Setup of v57:
// ALU
module ALU(
    input logic CLK,
    input logic RST,
    input logic ACT,
    input logic[3:0]  OP,
    input logic[1:0]  MOVI,
    input logic[31:0] REG_A,
    input logic[31:0] REG_B,
    input logic[31:0] MEM,
    input logic[31:0] IMM,
    output logic[31:0] DATA,
    output logic       RDY,
    output logic       VLD
);
clock: 5.29 ns
lec_check: 0
cap_margin: 10
core_margin: 2
core_utilization: 72
cts_cluster_diameter: 96
cts_cluster_size: 46
place_density: 0.64
setup_slack_margin: 0.93
slew_margin: 20
run.sh (not shown) runs the stock make flow with config.mk's settings and CLKGATE_MAP_FILE=.
v57: it failed during 5_1_grt, and the tool reported GRT-0116.
#### Input delta (v48 over v57)
# v57
export LEC_CHECK = 0
export CAP_MARGIN = 10
export CORE_MARGIN = 2
export CORE_UTILIZATION = 72
export CTS_CLUSTER_DIAMETER = 96
export CTS_CLUSTER_SIZE = 46
export PLACE_DENSITY = 0.64
export SETUP_SLACK_MARGIN = 0.93
export SLEW_MARGIN = 20
create_clock -name core_clock -period 5.29 [get_ports {CLK}]
# v48
export LEC_CHECK = 0
export CAP_MARGIN = 20
export CORE_MARGIN = 2
export CORE_UTILIZATION = 60
export MAX_ROUTING_LAYER = met4
export SLEW_MARGIN = 20
create_clock -name core_clock -period 8.26 [get_ports {CLK}]
## What came out
| v48 | all stages done | FAIL | negative setup slack |
Taking v57 as the reference, in v48 number of gates resized after cts down 218; number of distinct library cell variants in the gate-level netlist after synthesis flat; cell row count up about 10%; die outline width up 24 um; die size up 12,000 um2.
There was hardly any difference in placed cell count between v57 and v48.
For count of buffers added by post-CTS timing repair for setup, dividing the value from v57 by the value from v48 gives 1.7.
[inputs] v43 vs v48
# v48
export LEC_CHECK = 0
export CAP_MARGIN = 20
export CORE_MARGIN = 2
export CORE_UTILIZATION = 60
export MAX_ROUTING_LAYER = met4
export SLEW_MARGIN = 20
create_clock -name core_clock -period 8.26 [get_ports {CLK}]
# v43
export LEC_CHECK = 0
export CAP_MARGIN = 20
export CORE_MARGIN = 2
export CORE_UTILIZATION = 24
export SLEW_MARGIN = 20
create_clock -name core_clock -period 16.3 [get_ports {CLK}]
- v43 did not stop at any stage, and its layout met the timing, design-rule and antenna checks.
- Of the two values seen for origin of the worst setup path, MOVI[0] was produced by v48 and MOVI[1] by v43.
- Lower number of diodes added for antenna fixing goes to v43 over v48.
- Summary: with v48 as the reference, detailed placement HPWL in v43 moved down by a little under 10%.
- [compare] base=v48 new=v43: fraction of met3 tracks used by global routing went down, cell area after layout went down.
- A slowest cell on the critical path of a21oi_1 is what v48 shows, while clkinv_1 belongs to v43.
- In the metrics for v48 and v43, the one carrying the higher flip-flop and latch share of the layout cell area is v43.
- Cmp v48 and v43 / total number of placement rows / lower: v48
--- input diff v43..v41 ---
# v43
export LEC_CHECK = 0
export CAP_MARGIN = 20
export CORE_MARGIN = 2
export CORE_UTILIZATION = 24
export SLEW_MARGIN = 20
create_clock -name core_clock -period 16.3 [get_ports {CLK}]
# v41
export LEC_CHECK = 0
export CAP_MARGIN = 20
export CORE_MARGIN = 2
export CORE_UTILIZATION = 64
export CTS_CLUSTER_DIAMETER = 287
export PLACE_DENSITY = 0.35
export SLEW_MARGIN = 20
export TNS_END_PERCENT = 5
create_clock -name core_clock -period 9.11 [get_ports {CLK}]
Notes after the runs:
v43 has completed all stages; timing, DRC and antenna checks passed.
The final report for v41 shows a completed flow and a layout that fails verification, specifically negative setup slack.
Changes observed in v41 relative to v43: area overhead of the layout relative to synthesis rose 12 points; count of antenna-violating nets left after detailed routing did not really move.
Taking v43 as the reference, in v41 via total after detailed routing picked up an extra 11%, non-clock buffering overhead in the final layout picked up an extra 11 points.
The lower transition time at the pin with the least slew margin came out of v43.
Going from v43 to v41, clock network latency to the later pin of the worst-skew pair shrinks by 0.02 ns.
[compare] base=v43 new=v41: critical path's largest stage delay moved down.
Utilization after layout | v41 above v43
v41 -> v43: post-synthesis share of cell area spent on full adders, half adders and majority gates delta 0, exact match
diff inputs: v41 => v24
# v41
export LEC_CHECK = 0
export CAP_MARGIN = 20
export CORE_MARGIN = 2
export CORE_UTILIZATION = 64
export CTS_CLUSTER_DIAMETER = 287
export PLACE_DENSITY = 0.35
export SLEW_MARGIN = 20
export TNS_END_PERCENT = 5
create_clock -name core_clock -period 9.11 [get_ports {CLK}]
# v24
export LEC_CHECK = 0
export ABC_AREA = 1
export CAP_MARGIN = 20
export CORE_MARGIN = 2
export CORE_UTILIZATION = 72
export CTS_CLUSTER_DIAMETER = 392
export CTS_CLUSTER_SIZE = 98
export SLEW_MARGIN = 20
create_clock -name core_clock -period 5.92 [get_ports {CLK}]
Notes after the runs:
Status(v24) = ERROR, stage = 5_1_grt
Multiplexer area fraction after synthesis down 2.2 points in v24 wrt v41
Summary of the comparison: setup slack at placement is lower in v24, relative to v41.
Compared with v41, v24 shows a higher global placer's final weighted congestion.
Per the comparison of v24 with v41, core box area shrank by 1900 um2, synthesis area per yosys went up by about 8%, total die size lower.
Modified inputs, v1 compared to v24
# v24
export LEC_CHECK = 0
export ABC_AREA = 1
export CAP_MARGIN = 20
export CORE_MARGIN = 2
export CORE_UTILIZATION = 72
export CTS_CLUSTER_DIAMETER = 392
export CTS_CLUSTER_SIZE = 98
export SLEW_MARGIN = 20
create_clock -name core_clock -period 5.92 [get_ports {CLK}]
# v1
export LEC_CHECK = 0
export CAP_MARGIN = 20
export CORE_MARGIN = 2
export CORE_UTILIZATION = 19
export SLEW_MARGIN = 20
create_clock -name core_clock -period 10.3 [get_ports {CLK}]
## What came out
When the final numbers for v24 and v1 were put side by side, the cell area after synthesis turned out to be greater in v24.
The flow did not stop early for v1: all stages ran, and the layout cleared the timing, design-rule and antenna checks.
Going from v24 to v1, adder and majority gate portion of the synthesized area +4.1 points, synthesized netlist cell count -1,380.
Summary of v1 over v24: worst slack at placement higher; post-synthesis sequential area ratio saw an increase; number of placement rows went up by about 90%; simple logic cell fraction of the synthesized area lower.

* * *

xenon:
Starting RTL as in the previous note.
clock: 8.67 ns
lec_check: 0
cap_margin: 0
core_margin: 2
core_utilization: 70
cts_cluster_size: 46
hold_slack_margin: 0.3
setup_slack_margin: -0.28
slew_margin: 20
tns_end_percent: 40
The log for xenon ends in global routing (5_1_grt) with error GRT-0116, so the run never completed.
Input changes introduced in lagoon (baseline for comparison: xenon):
# xenon
export LEC_CHECK = 0
export CAP_MARGIN = 0
export CORE_MARGIN = 2
export CORE_UTILIZATION = 70
export CTS_CLUSTER_SIZE = 46
export HOLD_SLACK_MARGIN = 0.3
export SETUP_SLACK_MARGIN = -0.28
export SLEW_MARGIN = 20
export TNS_END_PERCENT = 40
create_clock -name core_clock -period 8.67 [get_ports {CLK}]
# lagoon
export LEC_CHECK = 0
export CAP_MARGIN = 20
export CORE_MARGIN = 2
export CORE_UTILIZATION = 57
export SETUP_SLACK_MARGIN = 0.72
export SLEW_MARGIN = 20
create_clock -name core_clock -period 6.13 [get_ports {CLK}]
--- outcome ---
The flow completed for lagoon, but it is not clean: the layout still shows negative setup slack. Count of instances resized after the clock tree is built went up by more than half going from xenon to lagoon. Number of I/O pins: lagoon vs xenon identical. Where worst slack at placement is concerned, xenon is better than lagoon. Starting density of the core (lower): lagoon. On die area, lagoon does worse than xenon.
Edits applied to the flow inputs when going from lagoon to yarrow:
# lagoon
export LEC_CHECK = 0
export CAP_MARGIN = 20
export CORE_MARGIN = 2
export CORE_UTILIZATION = 57
export SETUP_SLACK_MARGIN = 0.72
export SLEW_MARGIN = 20
create_clock -name core_clock -period 6.13 [get_ports {CLK}]
# yarrow
export LEC_CHECK = 0
export CAP_MARGIN = 20
export CORE_MARGIN = 2
export CORE_UTILIZATION = 40
export SLEW_MARGIN = 20
create_clock -name core_clock -period 10.5 [get_ports {CLK}]
--- outcome ---
- Setup slack delta (yarrow − lagoon): favourable
- Summary of yarrow over lagoon: buffers inserted during post-CTS setup optimization fell 49, critical path depth fell 1, total global-route track usage fell 15 points, non-clock buffer count fell about 40%.
- yarrow did not stop at any stage, and its layout met the timing, design-rule and antenna checks.
- [diff] die size, yarrow relative to lagoon: regression
- Looking at total length of routed wires, yarrow sits about 2% lower than lagoon does.
- Comparing yarrow against lagoon, there is no change at all in distinct cell type count after synthesis.
> inputs changed (yarrow -> cedar)
# yarrow
export LEC_CHECK = 0
export CAP_MARGIN = 20
export CORE_MARGIN = 2
export CORE_UTILIZATION = 40
export SLEW_MARGIN = 20
create_clock -name core_clock -period 10.5 [get_ports {CLK}]
# cedar
export LEC_CHECK = 0
export CAP_MARGIN = 20
export CORE_MARGIN = 2
export CORE_UTILIZATION = 40
export CTS_CLUSTER_SIZE = 13
export SETUP_SLACK_MARGIN = -0.92
export SLEW_MARGIN = 20
export TNS_END_PERCENT = 5
create_clock -name core_clock -period 10.5 [get_ports {CLK}]
==> comparison <==
- Looking across yarrow and cedar, the single run that reached the end with no open violations was yarrow.
- Of yarrow and cedar, the higher delay of the slowest critical-path stage belongs to cedar.
- | global-route wire length before repair | yarrow vs cedar | ≈ equal |
- Clock input transition at the sequential cells of the worst setup and hold paths of cedar is on par with yarrow.
- Design area sits lower in cedar than in yarrow.
- Going from yarrow to cedar, wire length on met2 flat; utilization down 0.36 points.
- yarrow and cedar ended up with nearly the same routed wire length.

* * *

v7:
Starting RTL as in the previous note.
## ALU
module ALU(
    input logic CLK,
    input logic RST,
    input logic ACT,
    input logic[3:0]  OP,
    input logic[1:0]  MOVI,
    input logic[31:0] REG_A,
    input logic[31:0] REG_B,
    input logic[31:0] MEM,
    input logic[31:0] IMM,
    output logic[31:0] DATA,
    output logic       RDY,
    output logic       VLD
);
Settings: LEC_CHECK=0, CAP_MARGIN=10, CORE_ASPECT_RATIO=0.72, CORE_MARGIN=2, CORE_UTILIZATION=72, CTS_CLUSTER_DIAMETER=96, CTS_CLUSTER_SIZE=46, PLACE_DENSITY=0.64, SETUP_SLACK_MARGIN=0.46, SLEW_MARGIN=20; clock period 5.29 ns.
The log for v7 ends in global routing with error GRT-0116, so the run never completed.
## Diff of input files: v35 against v7
# v7
export LEC_CHECK = 0
export CAP_MARGIN = 10
export CORE_ASPECT_RATIO = 0.72
export CORE_MARGIN = 2
export CORE_UTILIZATION = 72
export CTS_CLUSTER_DIAMETER = 96
export CTS_CLUSTER_SIZE = 46
export PLACE_DENSITY = 0.64
export SETUP_SLACK_MARGIN = 0.46
export SLEW_MARGIN = 20
create_clock -name core_clock -period 5.29 [get_ports {CLK}]
# v35
export LEC_CHECK = 0
export ABC_AREA = 1
export CAP_MARGIN = 5
export CORE_MARGIN = 2
export CORE_UTILIZATION = 72
export CTS_CLUSTER_DIAMETER = 29
export SETUP_SLACK_MARGIN = 0.28
export SLEW_MARGIN = 20
create_clock -name core_clock -period 3.56 [get_ports {CLK}]
## What came out
- global routing: v35 exited with error
- Compared with v7, v35 degrades setup slack after placement.
- For number of setup buffers added after CTS, dividing the value from v7 by the value from v35 gives 1.15.
- [compare] base=v7 new=v35: synthesized cell count increased by 1380 relative to the old numbers; post-synthesis mux area share has decreased.
- Compared with v7, v35 shows a die area that is 8.3% higher.
- Across both runs, area of the mapped netlist was higher for v35 than for v7.
diff inputs: v35 => v56
# v35
export LEC_CHECK = 0
export ABC_AREA = 1
export CAP_MARGIN = 5
export CORE_MARGIN = 2
export CORE_UTILIZATION = 72
export CTS_CLUSTER_DIAMETER = 29
export SETUP_SLACK_MARGIN = 0.28
export SLEW_MARGIN = 20
create_clock -name core_clock -period 3.56 [get_ports {CLK}]
# v56
export LEC_CHECK = 0
export ABC_AREA = 0
export CAP_MARGIN = 20
export CORE_MARGIN = 2
export CORE_UTILIZATION = 72
export CTS_CLUSTER_DIAMETER = 392
export CTS_CLUSTER_SIZE = 98
export SLEW_MARGIN = 20
export TNS_END_PERCENT = 5
create_clock -name core_clock -period 5.92 [get_ports {CLK}]
--- outcome ---
- What ended v56 was a tool error in global routing; the run never finished.
- Compared to v35, v56 was floorplanned on a smaller die.
- Delta (v56 minus v35): worst slack at placement increased 1.29 ns, synthesized net count decreased about 17%, number of distinct library cell variants in the gate-level netlist after synthesis now sits higher.
- The cell count in the Yosys report in v56 sits 21% below the value recorded for v35.
- Note that the yosys synthesis chip area recorded for v56 amounts to 0.922 times the value seen in v35.
- Diff v35 and v56: post-synthesis simple-gate area fraction lower in v56
Modified inputs, v8 compared to v56
# v56
export LEC_CHECK = 0
export ABC_AREA = 0
export CAP_MARGIN = 20
export CORE_MARGIN = 2
export CORE_UTILIZATION = 72
export CTS_CLUSTER_DIAMETER = 392
export CTS_CLUSTER_SIZE = 98
export SLEW_MARGIN = 20
export TNS_END_PERCENT = 5
create_clock -name core_clock -period 5.92 [get_ports {CLK}]
# v8
export LEC_CHECK = 0
export CAP_MARGIN = 20
export CORE_MARGIN = 2
export CORE_UTILIZATION = 40
export SLEW_MARGIN = 20
create_clock -name core_clock -period 10.3 [get_ports {CLK}]
--- outcome ---
Looking at the reports, v8 completed the entire flow and the layout it produced met the timing, design-rule and antenna checks.
v8 gives more placed instance count than v56 did.
v8 vs. v56: area of placed instances now smaller; placeable core region now larger.
Diff v56 -> v8: worst slack at placement has increased, area enclosed by the die boundary has increased, placement row count has increased.
